==> inputs of cedar <==
// router_top
module router_top (
    input clock,
    input resetn,
    input packet_valid,
    input [7:0] data_in,
    input read_enb_0, read_enb_1, read_enb_2,
    output [7:0] data_out_0, data_out_1, data_out_2,
    output vld_out_0, vld_out_1, vld_out_2,
    output err,
    output busy
);
make LEC_CHECK=0 CAP_MARGIN=20 CORE_ASPECT_RATIO=0.8 CORE_MARGIN=2 CORE_UTILIZATION=41 GPL_TIMING_DRIVEN=0 PLACE_DENSITY_LB_ADDON=0.24 SETUP_SLACK_MARGIN=0.01 SLEW_MARGIN=20 TNS_END_PERCENT=35 finish   # period 4.48 ns
run.sh (not shown) runs the stock make flow with config.mk's settings and CLKGATE_MAP_FILE=.
==> inputs of zinc, as changes to cedar <==
ABC_AREA = 1   (was not set)
CORE_ASPECT_RATIO = not set   (was 0.8)
CORE_UTILIZATION = 72   (was 41)
CTS_CLUSTER_SIZE = 96   (was not set)
GPL_TIMING_DRIVEN = not set   (was 0)
PLACE_DENSITY_LB_ADDON = not set   (was 0.24)
SETUP_SLACK_MARGIN = not set   (was 0.01)
TNS_END_PERCENT = not set   (was 35)
==> flow/constraint.sdc (replaced) <==
create_clock -name core_clock -period 1.98 [get_ports {clock}]
set_input_delay 0.3960 -clock core_clock [delete_from_list [all_inputs] [get_ports {clock}]]
set_output_delay 0.3960 -clock core_clock [all_outputs]
set_load 0.01 [all_outputs]
==> inputs of fjord, as changes to cedar <==
CORE_ASPECT_RATIO = not set   (was 0.8)
CORE_UTILIZATION = 40   (was 41)
GPL_TIMING_DRIVEN = not set   (was 0)
PLACE_DENSITY_LB_ADDON = not set   (was 0.24)
SETUP_SLACK_MARGIN = not set   (was 0.01)
TNS_END_PERCENT = not set   (was 35)
==> flow/constraint.sdc (replaced) <==
create_clock -name core_clock -period 3.57 [get_ports {clock}]
set_input_delay 0.7140 -clock core_clock [delete_from_list [all_inputs] [get_ports {clock}]]
set_output_delay 0.7140 -clock core_clock [all_outputs]
set_load 0.01 [all_outputs]
==> qor summary <==
	zinc	fjord	cedar
Result of the run	finished with violations	finished clean	finished clean
Violated checks	negative setup slack	-	-
Met1 wire length	23000 microns	19500 microns	20100 microns
Clock buffer instance count of the final layout	74	70	64
First-pass GRT wire length	88900 microns	68600 microns	69300 microns
Height of the chip	180 microns	235 microns	208 microns
Power density of the placed cells	1460 nW/um^2	638 nW/um^2	503 nW/um^2
Total wire length	68200 microns	44600 microns	44200 microns
Number of tap cells inserted	396	688	684
Post-Synth AOI/OAI Area	0.122	0.0277	0.0277
Share of cell area taken by multi-input logic gates	0.256	0.263	0.266
Layout overhead on the synthesized area	24.6%	15.6%	15.3%
Headroom to the max-slew limit	0.566	0.352	0.338
Top area contributor share	0.517	0.541	0.541
Critical path's largest stage delay	370 ps	590 ps	920 ps
Register fraction of the total cell area	0.524	0.590	0.591
Sequential logic power	0.0146 W	0.00737 W	0.00579 W
Total cells reported by yosys after synthesis	2008	1322	1322
Cell resize tally after clock tree synthesis	30	0	0
Sw Pwr	0.0144 W	0.00413 W	0.00324 W
Count of input and output buffers	42	42	37


==> inputs of exp/sierra <==
==> flow/design.v <==
module router_top (
    input clock,
    input resetn,
    input packet_valid,
    input [7:0] data_in,
    input read_enb_0, read_enb_1, read_enb_2,
    output [7:0] data_out_0, data_out_1, data_out_2,
    output vld_out_0, vld_out_1, vld_out_2,
    output err,
    output busy
);
    wire [7:0] dout;
    wire [2:0] write_enb;
    wire [2:0] soft_reset;
    wire write_enb_reg;
    wire [2:0] read_enb;
    wire [2:0] empty;
    wire [2:0] full;
    wire lfd_state;
    wire detect_add;
    wire ld_state;
    wire laf_state;
    wire full_state;
    wire fifo_full;
    wire rst_int_reg;
    wire parity_done;
    wire low_packet_valid;
    assign read_enb = {read_enb_2, read_enb_1, read_enb_0};
    router_fsm FSM (.clock(clock), .resetn(resetn), .packet_valid(packet_valid), .data_in(data_in), .parity_done(parity_done), .soft_reset_0(soft_reset[0]), .soft_reset_1(soft_reset[1]), .soft_reset_2(soft_reset[2]), .fifo_full(fifo_full), .low_packet_valid(low_packet_valid), .fifo_empty_0(empty[0]), .fifo_empty_1(empty[1]), .fifo_empty_2(empty[2]), .detect_add(detect_add), .ld_state(ld_state), .laf_state(laf_state), .lfd_state(lfd_state), .full_state(full_state), .write_enb_reg(write_enb_reg), .rst_int_reg(rst_int_reg), .busy(busy));
    router_register REG (.clock(clock), .resetn(resetn), .packet_valid(packet_valid), .data_in(data_in), .fifo_full(fifo_full), .detect_add(detect_add), .ld_state(ld_state), .laf_state(laf_state), .full_state(full_state), .lfd_state(lfd_state), .rst_int_reg(rst_int_reg), .err(err), .parity_done(parity_done), .low_packet_valid(low_packet_valid), .dout(dout));
    router_sync SYNC (.clock(clock), .resetn(resetn), .data_in(data_in), .detect_add(detect_add), .write_enb_reg(write_enb_reg), .read_enb_0(read_enb_0), .read_enb_1(read_enb_1), .read_enb_2(read_enb_2), .write_enb(write_enb), .fifo_full(fifo_full), .full_0(full[0]), .full_1(full[1]), .full_2(full[2]), .empty_0(empty[0]), .empty_1(empty[1]), .empty_2(empty[2]), .soft_reset_0(soft_reset[0]), .soft_reset_1(soft_reset[1]), .soft_reset_2(soft_reset[2]), .vld_out_0(vld_out_0), .vld_out_1(vld_out_1), .vld_out_2(vld_out_2));
    router_fifo FIFO0 (.clock(clock), .resetn(resetn), .soft_reset(soft_reset[0]), .write_enb(write_enb[0]), .read_enb(read_enb[0]), .data_in({lfd_state, dout}), .lfd_state(lfd_state), .full(full[0]), .empty(empty[0]), .data_out(data_out_0));
    router_fifo FIFO1 (.clock(clock), .resetn(resetn), .soft_reset(soft_reset[1]), .write_enb(write_enb[1]), .read_enb(read_enb[1]), .data_in({lfd_state, dout}), .lfd_state(lfd_state), .full(full[1]), .empty(empty[1]), .data_out(data_out_1));
    router_fifo FIFO2 (.clock(clock), .resetn(resetn), .soft_reset(soft_reset[2]), .write_enb(write_enb[2]), .read_enb(read_enb[2]), .data_in({lfd_state, dout}), .lfd_state(lfd_state), .full(full[2]), .empty(empty[2]), .data_out(data_out_2));
endmodule
module router_fsm (
    input clock, resetn,
    input packet_valid,
    input [7:0] data_in,
    input fifo_full, fifo_empty_0, fifo_empty_1, fifo_empty_2,
    input soft_reset_0, soft_reset_1, soft_reset_2,
    input parity_done, low_packet_valid,
    output reg detect_add, ld_state, laf_state, lfd_state, full_state,
    output reg write_enb_reg, rst_int_reg, busy
);
    parameter DECODE_ADDRESS = 3'b000,
              LOAD_FIRST_DATA = 3'b001,
              LOAD_DATA = 3'b010,
              LOAD_PARITY = 3'b011,
              FIFO_FULL_STATE = 3'b100,
              LOAD_AFTER_FULL = 3'b101,
              DECODE_ADDRESS_WAIT = 3'b110,
              CHECK_PARITY_ERROR = 3'b111;
    reg [2:0] state, next_state;
    reg [1:0] addr;
    always @(posedge clock) begin
        if (~resetn)
            state <= DECODE_ADDRESS;
        else if ((soft_reset_0 && addr == 2'b00) ||
                 (soft_reset_1 && addr == 2'b01) ||
                 (soft_reset_2 && addr == 2'b10))
            state <= DECODE_ADDRESS;
        else
            state <= next_state;
    end
    always @(posedge clock) begin
        if (~resetn)
            addr <= 2'b00;
        else if (detect_add)
            addr <= data_in[1:0];
    end
    always @(*) begin
        next_state = state;
        case (state)
            DECODE_ADDRESS: begin
                if ((packet_valid && (data_in[1:0] == 2'b00) && fifo_empty_0) ||
                    (packet_valid && (data_in[1:0] == 2'b01) && fifo_empty_1) ||
                    (packet_valid && (data_in[1:0] == 2'b10) && fifo_empty_2))
                    next_state = LOAD_FIRST_DATA;
                else if ((packet_valid && (data_in[1:0] == 2'b00) && ~fifo_empty_0) ||
                         (packet_valid && (data_in[1:0] == 2'b01) && ~fifo_empty_1) ||
                         (packet_valid && (data_in[1:0] == 2'b10) && ~fifo_empty_2))
                    next_state = DECODE_ADDRESS_WAIT;
            end
            DECODE_ADDRESS_WAIT: begin
                if ((addr == 2'b00 && fifo_empty_0) ||
                    (addr == 2'b01 && fifo_empty_1) ||
                    (addr == 2'b10 && fifo_empty_2))
                    next_state = LOAD_FIRST_DATA;
            end
            LOAD_FIRST_DATA: begin
                if (fifo_full)
                    next_state = FIFO_FULL_STATE;
                else
                    next_state = LOAD_DATA;
            end
            LOAD_DATA: begin
                if (fifo_full)
                    next_state = FIFO_FULL_STATE;
                else if (~packet_valid)
                    next_state = LOAD_PARITY;
            end
            LOAD_PARITY: begin
                next_state = CHECK_PARITY_ERROR;
            end
            FIFO_FULL_STATE: begin
                if (~fifo_full)
                    next_state = LOAD_AFTER_FULL;
            end
            LOAD_AFTER_FULL: begin
                if (~parity_done && low_packet_valid)
                    next_state = LOAD_PARITY;
                else if (~parity_done && ~low_packet_valid)
                    next_state = LOAD_DATA;
                else if (parity_done)
                    next_state = DECODE_ADDRESS;
            end
            CHECK_PARITY_ERROR: begin
                if (~fifo_full)
                    next_state = DECODE_ADDRESS;
                else
                    next_state = FIFO_FULL_STATE;
            end
        endcase
    end
    always @(*) begin
        detect_add = 0;
        ld_state = 0;
        laf_state = 0;
        lfd_state = 0;
        full_state = 0;
        write_enb_reg = 0;
        rst_int_reg = 0;
        busy = 0;
        case (state)
            DECODE_ADDRESS: begin
                detect_add = 1;
            end
            DECODE_ADDRESS_WAIT: begin
                detect_add = 1;
            end
            LOAD_FIRST_DATA: begin
                lfd_state = 1;
                busy = 1;
            end
            LOAD_DATA: begin
                ld_state = 1;
                write_enb_reg = 1;
                busy = 1;
            end
            LOAD_PARITY: begin
                busy = 1;
            end
            FIFO_FULL_STATE: begin
                full_state = 1;
                busy = 1;
            end
            LOAD_AFTER_FULL: begin
                laf_state = 1;
                busy = 1;
            end
            CHECK_PARITY_ERROR: begin
                rst_int_reg = 1;
                busy = 1;
            end
        endcase
    end
endmodule
module router_register (
    input clock, resetn, packet_valid,
    input [7:0] data_in,
    input fifo_full, detect_add, ld_state, laf_state, full_state, lfd_state, rst_int_reg,
    output reg err, parity_done, low_packet_valid,
    output reg [7:0] dout
);
    reg [7:0] hold_header_byte, fifo_full_header_byte, internal_parity, packet_parity_byte;
    reg [7:0] fifo_full_data_reg;  
    reg [5:0] count;  
    always @(posedge clock) begin
        if (~resetn)
            hold_header_byte <= 8'b0;
        else if (detect_add && packet_valid)
            hold_header_byte <= data_in;
    end
    always @(posedge clock) begin
        if (~resetn)
            fifo_full_header_byte <= 8'b0;
        else if (detect_add && packet_valid)
            fifo_full_header_byte <= data_in;
    end
    always @(posedge clock) begin
        if (~resetn)
            fifo_full_data_reg <= 8'b0;
        else if (ld_state && fifo_full)
            fifo_full_data_reg <= data_in;
    end
    always @(*) begin
        if (lfd_state)
            dout = hold_header_byte;
        else if (ld_state && ~fifo_full)
            dout = data_in;
        else if (ld_state && fifo_full)
            dout = fifo_full_data_reg;
        else if (laf_state)
            dout = fifo_full_header_byte;
        else
            dout = 8'b0;
    end
    always @(posedge clock) begin
        if (~resetn)
            internal_parity <= 8'b0;
        else if (detect_add)
            internal_parity <= 8'b0;
        else if (lfd_state && packet_valid)
            internal_parity <= internal_parity ^ hold_header_byte;
        else if (ld_state && packet_valid && ~full_state)
            internal_parity <= internal_parity ^ data_in;
    end
    always @(posedge clock) begin
        if (~resetn)
            packet_parity_byte <= 8'b0;
        else if (detect_add && packet_valid)
            packet_parity_byte <= 8'b0;
        else if ((ld_state && ~packet_valid) || (laf_state && ~packet_valid && ~parity_done))
            packet_parity_byte <= data_in;
    end
    always @(posedge clock) begin
        if (~resetn)
            count <= 6'b0;
        else if (detect_add)
            count <= data_in[7:2];  
        else if (ld_state && packet_valid)
            count <= count - 1;
    end
    always @(posedge clock) begin
        if (~resetn)
            low_packet_valid <= 0;
        else
            low_packet_valid <= ~packet_valid;
    end
    always @(posedge clock) begin
        if (~resetn)
            parity_done <= 0;
        else if (detect_add)
            parity_done <= 0;
        else if ((count == 0) && (ld_state || laf_state) && (~packet_valid))
            parity_done <= 1;
    end
    always @(posedge clock) begin
        if (~resetn)
            err <= 0;
        else if (rst_int_reg)
            err <= 0;
        else if (parity_done)
            err <= (internal_parity != packet_parity_byte);
    end
endmodule
module router_sync (
    input clock, resetn,
    input [7:0] data_in,
    input detect_add, write_enb_reg,
    input read_enb_0, read_enb_1, read_enb_2,
    input empty_0, empty_1, empty_2,
    input full_0, full_1, full_2,
    output reg [2:0] write_enb,
    output reg fifo_full,
    output reg vld_out_0, vld_out_1, vld_out_2,
    output reg soft_reset_0, soft_reset_1, soft_reset_2
);
    reg [1:0] internal_addr;
    reg [4:0] timer_0, timer_1, timer_2;  
    always @(posedge clock) begin
        if (~resetn)
            internal_addr <= 2'b0;
        else if (detect_add)
            internal_addr <= data_in[1:0];
    end
    always @(*) begin
        case (internal_addr)
            2'b00: write_enb = {2'b0, write_enb_reg};
            2'b01: write_enb = {1'b0, write_enb_reg, 1'b0};
            2'b10: write_enb = {write_enb_reg, 2'b0};
            default: write_enb = 3'b0;
        endcase
    end
    always @(*) begin
        case (internal_addr)
            2'b00: fifo_full = full_0;
            2'b01: fifo_full = full_1;
            2'b10: fifo_full = full_2;
            default: fifo_full = 0;
        endcase
    end
    always @(posedge clock) begin
        if (~resetn) begin
            vld_out_0 <= 0;
            timer_0 <= 0;
            soft_reset_0 <= 0;
        end else begin
            if (~empty_0)
                vld_out_0 <= 1;
            else
                vld_out_0 <= 0;
            if (vld_out_0 && ~read_enb_0)
                timer_0 <= timer_0 + 1;
            else
                timer_0 <= 0;
            if (timer_0 == 29) begin
                soft_reset_0 <= 1;
                vld_out_0 <= 0;
                timer_0 <= 0;
            end else
                soft_reset_0 <= 0;
        end
    end
    always @(posedge clock) begin
        if (~resetn) begin
            vld_out_1 <= 0;
            timer_1 <= 0;
            soft_reset_1 <= 0;
        end else begin
            if (~empty_1)
                vld_out_1 <= 1;
            else
                vld_out_1 <= 0;
            if (vld_out_1 && ~read_enb_1)
                timer_1 <= timer_1 + 1;
            else
                timer_1 <= 0;
            if (timer_1 == 29) begin
                soft_reset_1 <= 1;
                vld_out_1 <= 0;
                timer_1 <= 0;
            end else
                soft_reset_1 <= 0;
        end
    end
    always @(posedge clock) begin
        if (~resetn) begin
            vld_out_2 <= 0;
            timer_2 <= 0;
            soft_reset_2 <= 0;
        end else begin
            if (~empty_2)
                vld_out_2 <= 1;
            else
                vld_out_2 <= 0;
            if (vld_out_2 && ~read_enb_2)
                timer_2 <= timer_2 + 1;
            else
                timer_2 <= 0;
            if (timer_2 == 29) begin
                soft_reset_2 <= 1;
                vld_out_2 <= 0;
                timer_2 <= 0;
            end else
                soft_reset_2 <= 0;
        end
    end
endmodule
module router_fifo (
    input clock, resetn, soft_reset,
    input write_enb, read_enb, lfd_state,
    input [8:0] data_in,  
    output reg [7:0] data_out,  
    output reg full, empty
);
    reg [8:0] mem [15:0];  
    reg [3:0] wr_ptr, rd_ptr;  
    reg [4:0] count;  
    always @(posedge clock) begin
        if (~resetn || soft_reset)
            wr_ptr <= 0;
        else if (write_enb && ~full)
            wr_ptr <= wr_ptr + 1;
    end
    always @(posedge clock) begin
        if (~resetn || soft_reset)
            rd_ptr <= 0;
        else if (read_enb && ~empty)
            rd_ptr <= rd_ptr + 1;
    end
    always @(posedge clock) begin
        if (~resetn || soft_reset)
            count <= 0;
        else begin
            case ({write_enb & ~full, read_enb & ~empty})
                2'b10: count <= count + 1;
                2'b01: count <= count - 1;
                default: count <= count;
            endcase
        end
    end
    always @(*) begin
        full = (count == 16);
        empty = (count == 0);
    end
    always @(posedge clock) begin
        if (write_enb && ~full)
            mem[wr_ptr] <= data_in;
    end
    always @(posedge clock) begin
        if (~resetn)
            data_out <= 8'b0;
        else if (soft_reset)
            data_out <= 8'b0;
        else if (read_enb && ~empty)
            data_out <= mem[rd_ptr][7:0];
        else if (empty)
            data_out <= 8'b0;
    end
endmodule
==> flow/run.sh <==
#!/bin/bash
# the make line also repeats each setting of config.mk as NAME=value (left out here)
make -C /OpenROAD-flow-scripts/flow DESIGN_CONFIG=/design/flow/config.mk WORK_HOME=/design/flow/orfs CLKGATE_MAP_FILE= finish
==> flow/config.mk <==
export PLATFORM = sky130hd
export DESIGN_NAME = router_top
export DESIGN_NICKNAME = router_top
export VERILOG_FILES = /design/flow/design.v
export SDC_FILE = /design/flow/constraint.sdc
export NUM_CORES = 4
export LEC_CHECK = 0
export CAP_MARGIN = 10
export CELL_PAD_IN_SITES_GLOBAL_PLACEMENT = 0
export CORE_MARGIN = 2
export CORE_UTILIZATION = 72
export CTS_CLUSTER_DIAMETER = 352
export CTS_CLUSTER_SIZE = 44
export GPL_TIMING_DRIVEN = 1
export MIN_ROUTING_LAYER = met1
export SETUP_SLACK_MARGIN = -0.2
export SLEW_MARGIN = 20
export TNS_END_PERCENT = 95
==> flow/constraint.sdc <==
create_clock -name core_clock -period 2.05 [get_ports {clock}]
set_input_delay 0.4100 -clock core_clock [delete_from_list [all_inputs] [get_ports {clock}]]
set_output_delay 0.4100 -clock core_clock [all_outputs]
set_load 0.01 [all_outputs]
==> exp/tundra: changes against exp/sierra <==
Settings changed: ABC_AREA set to 0, CAP_MARGIN 10 to 20, CELL_PAD_IN_SITES_GLOBAL_PLACEMENT 0 to unset, CORE_UTILIZATION 72 to 70, CTS_CLUSTER_DIAMETER 352 to unset, CTS_CLUSTER_SIZE 44 to unset, GPL_TIMING_DRIVEN 1 to unset, MIN_ROUTING_LAYER met1 to unset, SETUP_SLACK_MARGIN -0.2 to 0.58, TNS_END_PERCENT 95 to unset.
==> flow/constraint.sdc (replaced) <==
create_clock -name core_clock -period 1.98 [get_ports {clock}]
set_input_delay 0.3960 -clock core_clock [delete_from_list [all_inputs] [get_ports {clock}]]
set_output_delay 0.3960 -clock core_clock [all_outputs]
set_load 0.01 [all_outputs]
==> exp/raven: changes against exp/sierra <==
Settings changed: CAP_MARGIN 10 to 20, CELL_PAD_IN_SITES_GLOBAL_PLACEMENT 0 to 3, CORE_MARGIN 2 to 8, CORE_UTILIZATION 72 to 40, CTS_CLUSTER_DIAMETER 352 to 312, CTS_CLUSTER_SIZE 44 to unset, GPL_ROUTABILITY_DRIVEN set to 0, GPL_TIMING_DRIVEN 1 to 0, MAX_ROUTING_LAYER set to met4, MIN_ROUTING_LAYER met1 to unset, SETUP_SLACK_MARGIN -0.2 to unset, TNS_END_PERCENT 95 to unset.
==> flow/constraint.sdc (replaced) <==
create_clock -name core_clock -period 5.0 [get_ports {clock}]
set_input_delay 1.0000 -clock core_clock [delete_from_list [all_inputs] [get_ports {clock}]]
set_output_delay 1.0000 -clock core_clock [all_outputs]
set_load 0.01 [all_outputs]
==> exp/ember: changes against exp/sierra <==
Settings changed: CAP_MARGIN 10 to 20, CELL_PAD_IN_SITES_GLOBAL_PLACEMENT 0 to unset, CORE_UTILIZATION 72 to 57, CTS_CLUSTER_DIAMETER 352 to unset, CTS_CLUSTER_SIZE 44 to unset, GPL_TIMING_DRIVEN 1 to unset, MIN_ROUTING_LAYER met1 to unset, SETUP_SLACK_MARGIN -0.2 to 0.81, TNS_END_PERCENT 95 to unset.
==> flow/constraint.sdc (replaced) <==
create_clock -name core_clock -period 2.84 [get_ports {clock}]
set_input_delay 0.5680 -clock core_clock [delete_from_list [all_inputs] [get_ports {clock}]]
set_output_delay 0.5680 -clock core_clock [all_outputs]
set_load 0.01 [all_outputs]
==> comparison <==
- exp/ember ran to the end with no violations. exp/sierra stopped in clock tree synthesis on DPL-0033. exp/raven completed with no timing, DRC or antenna violations. exp/tundra failed in global routing.
- In exp/ember the setup slack is worse than in exp/raven, by 1.3 ns.
- Clock-buffer cell count: exp/ember is higher than exp/raven (8).
- Clock power: exp/ember is larger than exp/raven (about 70%).
- In synthesized area, exp/sierra and exp/raven do not differ.
- In flip-flop count, exp/ember and exp/raven do not differ.
- In exp/raven the final cell count is higher than in exp/ember, by about 4%.
- In exp/raven the power is lower than in exp/ember, by 48%.
- Against exp/raven, the routed wire length of exp/ember is larger by about 11%.
- Against exp/ember, the first-iteration DRC count of exp/raven is lower by 40%.
- Between exp/raven and exp/ember, the lower non-clock buffer count is in exp/raven (gap 142).
==> figures <==
item                                                                 exp/ember            exp/sierra      exp/tundra                   exp/raven
Status                                                          finished clean        did not finish  did not finish              finished clean
Failing step                                                                 -  clock tree synthesis  global routing                           -
Worst path slowest cell                                 sky130_fd_sc_hd__or4_4                     -               -  sky130_fd_sc_hd__a2111oi_4
Total tool warning count                                                    43                     -               -                          40
Maximum capacitance violations                                               0                     -               -                           0
Chip Footprint                                                       38930 µm²             30970 µm²       31840 µm²                   60880 µm²
Critical path's largest stage delay                                    0.58 ns                     -               -                     0.67 ns
Detailed-route wire length per cell                                   25.96 µm                     -               -                    22.44 µm
Worst hold endpoint                                                    REG.err                     -               -                     REG.err
Clk_skew                                                            0.01510 ns                     -               -                  0.01911 ns
Post-layout util                                                        74.96%                     -               -                      47.15%
Library cell appearing most often on the critical path   sky130_fd_sc_hd__ha_4                     -               -      sky130_fd_sc_hd__inv_1
Sum of negative setup slack                                               0 ns                     -               -                        0 ns
Logic area                                                            7218 µm²                     -               -                    6558 µm²
Cts hold-fix bufs                                                            0                     -               0                           0
Layout-to-synthesis area ratio                                         1.2916x                     -               -                     1.1657x
Period utilization                                                      88.54%                     -               -                      67.91%
Placed cell count                                                         1855                  1857            1855                        2061
TritonRoute pass-1 iters                                                     5                     -               -                           5
Ratio of routed vias to standard cells                                   6.030                     -               -                       5.158
Worst Tran Pin Value                                                 0.7423 ns                     -               -                    1.041 ns
Start point of the worst min-delay path                        FSM.rst_int_reg                     -               -             FSM.rst_int_reg
Power is estimated from default activity; no workload was simulated.
